==> willow: inputs <==
// top
module top(
    input wire clk,
    input wire reset,
    input wire [7:0] next_in,
    output wire [7:0] f
    );
    wire [7:0] r1,r2,r3,r4,r5,r6,r7,r8,r9,r10;  
    wire [9:0] load, mul_en, add1_en, add2_en, mul_read, add1_read, add2_read;
    wire [3:0] state;
    controller C1(
        clk,
        reset,
        state,
        load, mul_en, add1_en, add2_en, mul_read, add1_read, add2_read  
    );
    datapath DP1(
        clk,
        reset,
        state,
        next_in,
        load, mul_en, add1_en, add2_en, mul_read, add1_read, add2_read,  
        r1,r2,r3,r4,r5,r6,r7,r8,r9,r10,  
        f
    );
endmodule
export LEC_CHECK = 0
export CAP_MARGIN = 20
export CELL_PAD_IN_SITES_GLOBAL_PLACEMENT = 1
export CORE_MARGIN = 2
export CORE_UTILIZATION = 42
export CTS_CLUSTER_DIAMETER = 133
export CTS_CLUSTER_SIZE = 20
export GPL_TIMING_DRIVEN = 0
export MAX_ROUTING_LAYER = met4
export SLEW_MARGIN = 20
create_clock -name core_clock -period 10.0 [get_ports {clk}]
run.sh (not shown) runs the stock make flow with config.mk's settings and CLKGATE_MAP_FILE=.
==> tundra: changes against willow <==
ABC_AREA = 1   (was unset)
CELL_PAD_IN_SITES_DETAIL_PLACEMENT = 1   (was unset)
CORE_ASPECT_RATIO = 1.2   (was unset)
CTS_CLUSTER_SIZE = 75   (was 20)
GPL_ROUTABILITY_DRIVEN = 0   (was unset)
SETUP_SLACK_MARGIN = 1.59   (was unset)
TNS_END_PERCENT = 75   (was unset)
==> quartz: changes against willow <==
CELL_PAD_IN_SITES_GLOBAL_PLACEMENT = unset   (was 1)
CORE_UTILIZATION = 70   (was 42)
CTS_CLUSTER_DIAMETER = unset   (was 133)
CTS_CLUSTER_SIZE = unset   (was 20)
GPL_TIMING_DRIVEN = unset   (was 0)
MAX_ROUTING_LAYER = unset   (was met4)
SETUP_SLACK_MARGIN = -0.36   (was unset)
==> flow/constraint.sdc (replaced) <==
create_clock -name core_clock -period 5.28 [get_ports {clk}]
set_input_delay 1.0560 -clock core_clock [delete_from_list [all_inputs] [get_ports {clk}]]
set_output_delay 1.0560 -clock core_clock [all_outputs]
set_load 0.01 [all_outputs]
==> results <==
Clock tree from TritonCTS: quartz -; willow done; tundra done
Data arrival time of the critical path: quartz -; willow 10,850 ps; tundra 8660 ps
P&R area growth vs syn: quartz -; willow 19.3%; tundra 29.4%
Post-Place Cell Area: quartz 14,200 um2; willow 12,600 um2; tundra 12,500 um2
Area fraction of clock buffers and clock inverters: quartz -; willow 0.0393; tundra 0.0407
Upper clock frequency limit: quartz -; willow 0.0948 GHz; tundra 0.120 GHz
Inserted Diodes: quartz -; willow 0; tundra 0
Cell with the biggest individual delay on the critical path: quartz -; willow or4_4; tundra edfxtp_1
Tightest Pin Transition: quartz -; willow 1160 ps; tundra 1100 ps
Register fraction of the total cell area: quartz -; willow 0.270; tundra 0.248
Final setup violation count: quartz -; willow 8; tundra 0
Maximum cell stage delay along the critical path: quartz -; willow 530 ps; tundra 380 ps
Nets: quartz -; willow 1,460; tundra 1,885
Status: quartz did not finish; willow failed layout checks; tundra timing/DRC/antenna clean
Failing step: quartz 5_1_grt; willow -; tundra -
Reasons for failing layout checks: quartz -; willow negative setup slack; tundra -
Buffers outside the clock class: quartz -; willow 133; tundra 161

* * *

==> inputs of 09-05 <==
top again, from the RTL that the note above started with.
## top
module top(
    input wire clk,
    input wire reset,
    input wire [7:0] next_in,
    output wire [7:0] f
    );
export LEC_CHECK = 0
export ABC_AREA = 1
export CAP_MARGIN = 20
export CELL_PAD_IN_SITES_DETAIL_PLACEMENT = 1
export CELL_PAD_IN_SITES_GLOBAL_PLACEMENT = 1
export CORE_ASPECT_RATIO = 1.2
export CORE_MARGIN = 2
export CORE_UTILIZATION = 42
export CTS_CLUSTER_DIAMETER = 133
export CTS_CLUSTER_SIZE = 46
export GPL_ROUTABILITY_DRIVEN = 0
export GPL_TIMING_DRIVEN = 0
export MAX_ROUTING_LAYER = met4
export SLEW_MARGIN = 20
export TNS_END_PERCENT = 20
create_clock -name core_clock -period 10.0 [get_ports {clk}]
==> inputs of 11-18, as changes to 09-05 <==
==> flow/config.mk (replaced) <==
export PLATFORM = sky130hd
export DESIGN_NAME = top
export DESIGN_NICKNAME = top
export VERILOG_FILES = /design/flow/design.v
export SDC_FILE = /design/flow/constraint.sdc
export NUM_CORES = 4
export LEC_CHECK = 0
export ABC_AREA = 1
export CAP_MARGIN = 20
export CORE_MARGIN = 2
export CORE_UTILIZATION = 62
export SETUP_SLACK_MARGIN = 0.91
export SLEW_MARGIN = 20
==> flow/constraint.sdc (replaced) <==
create_clock -name core_clock -period 6.43 [get_ports {clk}]
set_input_delay 1.2860 -clock core_clock [delete_from_list [all_inputs] [get_ports {clk}]]
set_output_delay 1.2860 -clock core_clock [all_outputs]
set_load 0.01 [all_outputs]
==> inputs of 10-20, as changes to 09-05 <==
==> flow/config.mk (replaced) <==
export PLATFORM = sky130hd
export DESIGN_NAME = top
export DESIGN_NICKNAME = top
export VERILOG_FILES = /design/flow/design.v
export SDC_FILE = /design/flow/constraint.sdc
export NUM_CORES = 4
export LEC_CHECK = 0
export ABC_AREA = 1
export CAP_MARGIN = 20
export CORE_MARGIN = 2
export CORE_UTILIZATION = 66
export CTS_CLUSTER_SIZE = 15
export SLEW_MARGIN = 20
==> flow/constraint.sdc (replaced) <==
create_clock -name core_clock -period 7.67 [get_ports {clk}]
set_input_delay 1.5340 -clock core_clock [delete_from_list [all_inputs] [get_ports {clk}]]
set_output_delay 1.5340 -clock core_clock [all_outputs]
set_load 0.01 [all_outputs]
==> comparison <==
Clock power, highest first: 11-18, 10-20, 09-05. Hold slack: 09-05 < 11-18 < 10-20. Between 09-05 and 10-20, the lower sequential share of layout area is in 10-20 (gap 4.4 points). Count of clock-buffer cells in the layout is the same in 11-18 and 09-05. Power: 09-05 < 10-20 < 11-18. Critical path depth: 09-05 > 11-18 > 10-20. 09-05 finished with timing, DRC and antenna clean. 10-20 finished but fails on setup timing. 11-18 produced a layout that fails on setup timing. Worst setup slack: 11-18 < 10-20 < 09-05.

* * *

==> inputs of run Z <==
==> flow/design.v <==
`timescale 1ns / 1ps
module adder(
    input wire [7:0] in1,
    input wire [7:0] in2,
    input wire sub,  
    output wire [7:0] out
    );
    reg [7:0] tmp;
    wire s0,s1,s2,s3,s4,s5,s6,s7;
    wire co0,co1,co2,co3,co4,co5,co6,co7;
    fa f0(in1[0],in2[0],1'b0,s0,co0);
    fa f1(in1[1],in2[1],co0,s1,co1);
    fa f2(in1[2],in2[2],co1,s2,co2);
    fa f3(in1[3],in2[3],co2,s3,co3);
    fa f4(in1[4],in2[4],co3,s4,co4);
    fa f5(in1[5],in2[5],co4,s5,co5);
    fa f6(in1[6],in2[6],co5,s6,co6);
    fa f7(in1[7],in2[7],co6,s7,co7);  
    assign out = {s7,s6,s5,s4,s3,s2,s1,s0} + sub;
endmodule 
module fa( input A,
       input B,
       input CIN,
       output S,
       output COUT
       );
       assign S = A^B^CIN;
       assign COUT = (A&B) | (CIN&A) | (CIN&B);
endmodule
`timescale 1ns / 1ps
module multiplier(
    input wire [7:0] in1,
    input wire [7:0] in2,
    output wire [7:0] out 
    );
    wire [8:0] A_out1, A_out2, A_out3, A_out4, A_out5, A_out6, A_out7, A_out8;
    wire [7:0] Q_out1, Q_out2, Q_out3, Q_out4, Q_out5, Q_out6, Q_out7, Q_out8;
    wire q0_1, q0_2, q0_3, q0_4, q0_5, q0_6, q0_7, q0_8; 
    Booth B1 (
        9'h000,in1,in2,1'b0,
        A_out1,Q_out1,q0_1
        );
    Booth B2 (
        A_out1,in1,Q_out1,q0_1,
        A_out2,Q_out2,q0_2
        );
    Booth B3 (
        A_out2,in1,Q_out2,q0_2,
        A_out3,Q_out3,q0_3
        );
    Booth B4 (
        A_out3,in1,Q_out3,q0_3,
        A_out4,Q_out4,q0_4
        );
    Booth B5 (
        A_out4,in1,Q_out4,q0_4,
        A_out5,Q_out5,q0_5
        );
    Booth B6 (
        A_out5,in1,Q_out5,q0_5,
        A_out6,Q_out6,q0_6
        );
    Booth B7 (
        A_out6,in1,Q_out6,q0_6,
        A_out7,Q_out7,q0_7
        );
    Booth B8 (
        A_out7,in1,Q_out7,q0_7,
        A_out8,Q_out8,q0_8
        );
    assign out = A_out8[7:0];  
endmodule
module Booth(
    input [8:0] A_in,
    input [7:0] M,
    input [7:0] Q_in,
    input  q0,
    output reg [8:0] A_out,
    output reg [7:0] Q_out,
    output reg q0_out
    );
    wire [8:0] sum, diff;
    assign sum = A_in + {M[7], M};
    assign diff = A_in - {M[7], M};
    always@(A_in,Q_in,M,q0,sum,diff)
    begin
        case({Q_in[0],q0})
            2'b00,2'b11: {A_out, Q_out, q0_out} = {A_in[8], A_in, Q_in};
            2'b01: {A_out, Q_out, q0_out} = {sum[8], sum, Q_in};
            default: {A_out, Q_out, q0_out} = {diff[8], diff, Q_in};
        endcase
    end
endmodule
`timescale 1ns / 1ps
module register(
    input wire [7:0] din,
    input wire clk,
    input wire reset,
    input wire ld,
    output reg [7:0] data
    );
    always@(posedge clk or posedge reset)
    begin
        if(reset == 1)
            data <= 0;
        else if(ld == 1)
            data <= din;
    end
endmodule
`timescale 1ns / 1ps
module controller(
    input wire clk,
    input wire reset,
    output reg [3:0] state,
    output reg [9:0] load, mul_en, add1_en, add2_en, mul_read, add1_read, add2_read  
    );
    parameter [3:0] s1 = 4'b0000,
                    s2 = 4'b0001,
                    s3 = 4'b0011,
                    s4 = 4'b0010,
                    s5 = 4'b0110,
                    s6 = 4'b0111,
                    s7 = 4'b1111,
                    s8 = 4'b1110,
                    s9 = 4'b1010,
                    s10 = 4'b1011,
                    s11 = 4'b1001,
                    s12 = 4'b1000;
    reg not_first_flag;  
    always@(posedge clk or posedge reset)
    begin
        if(reset)
            begin
                state <= s1;
                not_first_flag <= 1'b0;
            end
        else
        begin
            if(state == s3)
                not_first_flag <= 1'b1;
            case(state)
                s1: state <= s2;
                s2: state <= s3;
                s3: state <= s4;
                s4: state <= s5;
                s5: state <= s6;
                s6: state <= s7;
                s7: state <= s8;
                s8: state <= s9;
                s9: state <= s10;
                s10: state <= s11;
                s11: state <= s12;
                s12: state <= s1;
                default: state <= s1;
            endcase
        end       
    end
    always@(*)
    begin
        load = 0;
        mul_en = 0;
        add1_en = 0;
        add2_en = 0;
        mul_read = 0;
        add1_read = 0;
        add2_read = 0;
        case(state)
            s1: 
                begin
                    load = 10'b0000000001;
                    if(not_first_flag)
                    begin
                        mul_en = 0; 
                        add1_en = 10'b1000001000; 
                        add2_en = 10'b0001000100; 
                        mul_read = 0; 
                        add1_read = 10'b0000000100;
                        add2_read = 0;
                    end
                end
            s2: 
                begin
                    load = 10'b0000000010;
                    if(not_first_flag)
                    begin
                        mul_en = 0; 
                        add1_en = 0; 
                        add2_en = 10'b0010001000; 
                        mul_read = 0; 
                        add1_read = 10'b0000001000;
                        add2_read = 0;
                    end
                end
            s3:
                begin
                    load = 10'b0000000100; 
                    mul_en = 0; 
                    add1_en = 0; 
                    add2_en = 0; 
                    mul_read = 0; 
                    add1_read = 0;
                    add2_read = 0;
                end
            s4:
                begin
                    load = 10'b0000001000;
                    mul_en = 0;
                    add1_en = 0; 
                    add2_en = 0; 
                    mul_read = 0;
                    add1_read = 0;
                    add2_read = 0;
                end
            s5:
                begin
                    load = 10'b0000010000;
                    mul_en = 0;
                    add1_en = 0; 
                    add2_en = 0; 
                    mul_read = 0;
                    add1_read = 0;
                    add2_read = 0;
                end
            s6:
                begin
                    load = 10'b0000100000;
                    mul_en = 10'b0000010001;  
                    add1_en = 0; 
                    add2_en = 0; 
                    mul_read = 0;
                    add1_read = 0;
                    add2_read = 0;
                end
            s7:
                begin
                    load = 10'b0001000000;
                    mul_en = 10'b0000100010;  
                    add1_en = 0; 
                    add2_en = 0; 
                    mul_read = 10'b0000000001;  
                    add1_read = 0;
                    add2_read = 0;
                end
            s8:
                begin
                    load = 10'b0010000000;  
                    mul_en = 10'b0001000100;  
                    add1_en = 0; 
                    add2_en = 0; 
                    mul_read = 10'b0000000010;  
                    add1_read = 0;
                    add2_read = 0;
                end
            s9:
                begin
                    load = 10'b0100000000;  
                    mul_en = 10'b0010001000;  
                    add1_en = 0; 
                    add2_en = 0; 
                    mul_read = 10'b0000000100;  
                    add1_read = 0;
                    add2_read = 0;
                end
            s10:
                begin
                    load = 10'b1000000000;  
                    mul_en = 0; 
                    add1_en = 10'b0100000001; 
                    add2_en = 0; 
                    mul_read = 10'b0000001000;  
                    add1_read = 0;
                    add2_read = 0;
                end
            s11:
                begin
                    load = 10'b0100000000;  
                    mul_en = 0; 
                    add1_en = 10'b1000000010; 
                    add2_en = 10'b0000010001; 
                    mul_read = 0; 
                    add1_read = 10'b0000000001;
                    add2_read = 0;
                end
            s12:
                begin
                    load = 10'b1000000000;  
                    mul_en = 0; 
                    add1_en = 10'b0100000100; 
                    add2_en = 10'b0000100010; 
                    mul_read = 0; 
                    add1_read = 10'b0000000010;
                    add2_read = 0;
                end
            default: 
                load = 0;
        endcase
    end
endmodule
`timescale 1ns / 1ps
module datapath(
    input wire clk,
    input wire reset,
    input wire [3:0] state,
    input wire [7:0] next_in,
    input wire [9:0] load, mul_en, add1_en, add2_en, mul_read, add1_read, add2_read,  
    output wire [7:0] r1,r2,r3,r4,r5,r6,r7,r8,r9,r10,  
    output reg [7:0] f
    );
    parameter [3:0] s1 = 4'b0000,
                    s2 = 4'b0001,
                    s3 = 4'b0011,
                    s4 = 4'b0010,
                    s5 = 4'b0110,
                    s6 = 4'b0111,
                    s7 = 4'b1111,
                    s8 = 4'b1110,
                    s9 = 4'b1010,
                    s10 = 4'b1011,
                    s11 = 4'b1001,
                    s12 = 4'b1000;
    wire [7:0] sum1,sum2,prod;  
    reg [7:0] add11,add12,add21,add22,mul1,mul2;
    reg not_first_flag;  
    adder A1(add11,add12,1'b0,sum1);  
    adder A2(add21,~add22,1'b1,sum2);  
    multiplier M1(mul1,mul2,prod);
    register reg1((load[0]) ? next_in : (mul_read[0]) ? prod : (add1_read[0]) ? sum1 : (add2_read[0]) ? sum2 : 8'b0,
        clk,reset,
        load[0] || mul_read[0] || add1_read[0] || add2_read[0],
        r1);
    register reg2((load[1]) ? next_in : (mul_read[1]) ? prod : (add1_read[1]) ? sum1 : (add2_read[1]) ? sum2 : 8'b0,
        clk,reset,
        load[1] || mul_read[1] || add1_read[1] || add2_read[1],
        r2);
    register reg3((load[2]) ? next_in : (mul_read[2]) ? prod : (add1_read[2]) ? sum1 : (add2_read[2]) ? sum2 : 8'b0,
        clk,reset,
        load[2] || mul_read[2] || add1_read[2] || add2_read[2],
        r3);
    register reg4((load[3]) ? next_in : (mul_read[3]) ? prod : (add1_read[3]) ? sum1 : (add2_read[3]) ? sum2 : 8'b0,
        clk,reset,
        load[3] || mul_read[3] || add1_read[3] || add2_read[3],
        r4);
    register reg5((load[4]) ? next_in : (mul_read[4]) ? prod : (add1_read[4]) ? sum1 : (add2_read[4]) ? sum2 : 8'b0,
        clk,reset,
        load[4] || mul_read[4] || add1_read[4] || add2_read[4],
        r5);
    register reg6((load[5]) ? next_in : (mul_read[5]) ? prod : (add1_read[5]) ? sum1 : (add2_read[5]) ? sum2 : 8'b0,
        clk,reset,
        load[5] || mul_read[5] || add1_read[5] || add2_read[5],
        r6);
    register reg7((load[6]) ? next_in : (mul_read[6]) ? prod : (add1_read[6]) ? sum1 : (add2_read[6]) ? sum2 : 8'b0,
        clk,reset,
        load[6] || mul_read[6] || add1_read[6] || add2_read[6],
        r7);
    register reg8((load[7]) ? next_in : (mul_read[7]) ? prod : (add1_read[7]) ? sum1 : (add2_read[7]) ? sum2 : 8'b0,
        clk,reset,
        load[7] || mul_read[7] || add1_read[7] || add2_read[7],
        r8);
    register reg9((load[8]) ? next_in : (mul_read[8]) ? prod : (add1_read[8]) ? sum1 : (add2_read[8]) ? sum2 : 8'b0,
        clk,reset,
        load[8] || mul_read[8] || add1_read[8] || add2_read[8],
        r9);
    register reg10((load[9]) ? next_in : (mul_read[9]) ? prod : (add1_read[9]) ? sum1 : (add2_read[9]) ? sum2 : 8'b0,
        clk,reset,
        load[9] || mul_read[9] || add1_read[9] || add2_read[9],
        r10);
    always@(posedge clk or posedge reset)
    begin
        if(reset)
        begin
            f <= 0;     
            not_first_flag <= 1'b0;
        end
        else
        begin
            case(state)
                s1, s2, s3:
                    if(not_first_flag)
                        f <= sum2;
                s4:
                    not_first_flag <= 1'b1;
                s12:
                    f <= sum2;
                default: ;
            endcase
        end
    end
    always@(posedge clk)
    begin
        case(state)
            s1:
                begin
                    if(not_first_flag)
                    begin
                        add11 <= r4;
                        add12 <= r10;
                        add21 <= sum1;
                        add22 <= r7;
                    end
                end
            s2:
                begin
                    if(not_first_flag)
                    begin
                        add21 <= sum1;
                        add22 <= r8;
                    end
                end
            s6:  
                begin
                    mul1 <= r1;
                    mul2 <= r5;
                end
            s7:  
                begin
                    mul1 <= r2;
                    mul2 <= r6;
                end
            s8:  
                begin
                    mul1 <= r3;
                    mul2 <= r7;
                end
            s9:  
                begin
                    mul1 <= r4;
                    mul2 <= r8;
                end
            s10:  
                begin
                    add11 <= r1;
                    add12 <= r9;
                end
            s11:  
                begin
                    add11 <= r2;
                    add12 <= r10;
                    add21 <= sum1;
                    add22 <= r5;
                end
            s12:  
                begin
                    add11 <= r3;
                    add12 <= r9;
                    add21 <= sum1;
                    add22 <= r6;
                end
            default: ;
        endcase
    end
endmodule
`timescale 1ns / 1ps
module top(
    input wire clk,
    input wire reset,
    input wire [7:0] next_in,
    output wire [7:0] f
    );
    wire [7:0] r1,r2,r3,r4,r5,r6,r7,r8,r9,r10;  
    wire [9:0] load, mul_en, add1_en, add2_en, mul_read, add1_read, add2_read;
    wire [3:0] state;
    controller C1(
        clk,
        reset,
        state,
        load, mul_en, add1_en, add2_en, mul_read, add1_read, add2_read  
    );
    datapath DP1(
        clk,
        reset,
        state,
        next_in,
        load, mul_en, add1_en, add2_en, mul_read, add1_read, add2_read,  
        r1,r2,r3,r4,r5,r6,r7,r8,r9,r10,  
        f
    );
endmodule
==> flow/run.sh <==
#!/bin/bash
# the make line also repeats each setting of config.mk as NAME=value (left out here)
make -C /OpenROAD-flow-scripts/flow DESIGN_CONFIG=/design/flow/config.mk WORK_HOME=/design/flow/orfs CLKGATE_MAP_FILE= finish
==> flow/config.mk <==
export PLATFORM = sky130hd
export DESIGN_NAME = top
export DESIGN_NICKNAME = top
export VERILOG_FILES = /design/flow/design.v
export SDC_FILE = /design/flow/constraint.sdc
export NUM_CORES = 4
export LEC_CHECK = 0
export CAP_MARGIN = 30
export CELL_PAD_IN_SITES_GLOBAL_PLACEMENT = 1
export CORE_ASPECT_RATIO = 0.92
export CORE_MARGIN = 2
export CORE_UTILIZATION = 72
export CTS_CLUSTER_DIAMETER = 54
export CTS_CLUSTER_SIZE = 61
export PLACE_DENSITY_LB_ADDON = 0.03
export SETUP_SLACK_MARGIN = 1.86
export SLEW_MARGIN = 20
export TNS_END_PERCENT = 40
==> flow/constraint.sdc <==
create_clock -name core_clock -period 6.27 [get_ports {clk}]
set_input_delay 1.2540 -clock core_clock [delete_from_list [all_inputs] [get_ports {clk}]]
set_output_delay 1.2540 -clock core_clock [all_outputs]
set_load 0.01 [all_outputs]
==> run X (differences from run Z) <==
==> flow/config.mk (replaced) <==
export PLATFORM = sky130hd
export DESIGN_NAME = top
export DESIGN_NICKNAME = top
export VERILOG_FILES = /design/flow/design.v
export SDC_FILE = /design/flow/constraint.sdc
export NUM_CORES = 4
export LEC_CHECK = 0
export CAP_MARGIN = 20
export CELL_PAD_IN_SITES_GLOBAL_PLACEMENT = 0
export CORE_MARGIN = 2
export CORE_UTILIZATION = 67
export CTS_CLUSTER_DIAMETER = 133
export CTS_CLUSTER_SIZE = 20
export SLEW_MARGIN = 20
==> flow/constraint.sdc (replaced) <==
create_clock -name core_clock -period 10.0 [get_ports {clk}]
set_input_delay 2.0000 -clock core_clock [delete_from_list [all_inputs] [get_ports {clk}]]
set_output_delay 2.0000 -clock core_clock [all_outputs]
set_load 0.01 [all_outputs]
==> run B (differences from run Z) <==
==> flow/config.mk (replaced) <==
export PLATFORM = sky130hd
export DESIGN_NAME = top
export DESIGN_NICKNAME = top
export VERILOG_FILES = /design/flow/design.v
export SDC_FILE = /design/flow/constraint.sdc
export NUM_CORES = 4
export LEC_CHECK = 0
export CAP_MARGIN = 20
export CORE_MARGIN = 2
export CORE_UTILIZATION = 72
export SETUP_SLACK_MARGIN = -0.29
export SLEW_MARGIN = 20
==> flow/constraint.sdc (replaced) <==
create_clock -name core_clock -period 5.35 [get_ports {clk}]
set_input_delay 1.0700 -clock core_clock [delete_from_list [all_inputs] [get_ports {clk}]]
set_output_delay 1.0700 -clock core_clock [all_outputs]
set_load 0.01 [all_outputs]
==> summary of the runs <==
Run X completed, yet does not pass: setup timing. Run B never finished: it broke off in global routing (5_1_grt) with GRT-0116. Run Z died in global placement without I/O (3_1_place_gp_skip_io) with FLW-0024. Synthesized area is the same in run X and run B. In run X the die area is larger than in run Z, by 7.2%. Synthesized cell count is the same in run X and run B.
==> figures <==
metric                                                                   run B                                                run Z            run X
Placer's final routability congestion estimate                            1.02                                                    -            0.937
Ports                                                                       18                                                    -               18
Placed Cells                                                              1696                                                    -             1619
Maximum buffer depth of the clock tree                                       2                                                    -                2
Port Buf Inserts                                                            17                                                    -               17
Run status                                              stopped before the end                               stopped before the end  failed layout checks
Stage where the flow stopped                          global routing (5_1_grt)  global placement without I/O (3_1_place_gp_skip_io)                -
Reasons for failing layout checks                                            -                                                    -     setup timing
Chip Height                                                             132 um                                               127 um           137 um
Placed wire-length estimate after detailed placement                  28700 um                                                    -         24000 um
Quantity of hold-fixing buffers added after cts                              0                                                    -                0
Floorplan utilization                                                    73.9%                                                74.1%            68.4%
Worst slack after detailed placement                                  -5270 ps                                                    -          -536 ps
H-tree depth                                                                 4                                                    -                4
Horizontal die dimension                                                132 um                                               137 um           137 um
Chip Footprint                                                       17400 um2                                            17400 um2        18700 um2
Cell resize tally after clock tree synthesis                                69                                                    -               27
Area after DPL                                                       14000 um2                                                    -        13400 um2
Post CTS Setup Buffer Count                                                 29                                                    -               31
Site Rows                                                                   46                                                   44               48
TritonCTS Sinks                                                            142                                                    -              142
Clock root buffer                                                    clkbuf_16                                                    -        clkbuf_16
Number of CTS-inserted buffers                                              17                                                    -               17
Placeable core region                                                15900 um2                                            15900 um2        17200 um2
Fraction of the yosys area taken by sequential cells                     32.2%                                                32.2%            32.2%
Power is estimated from default activity; no workload was simulated.
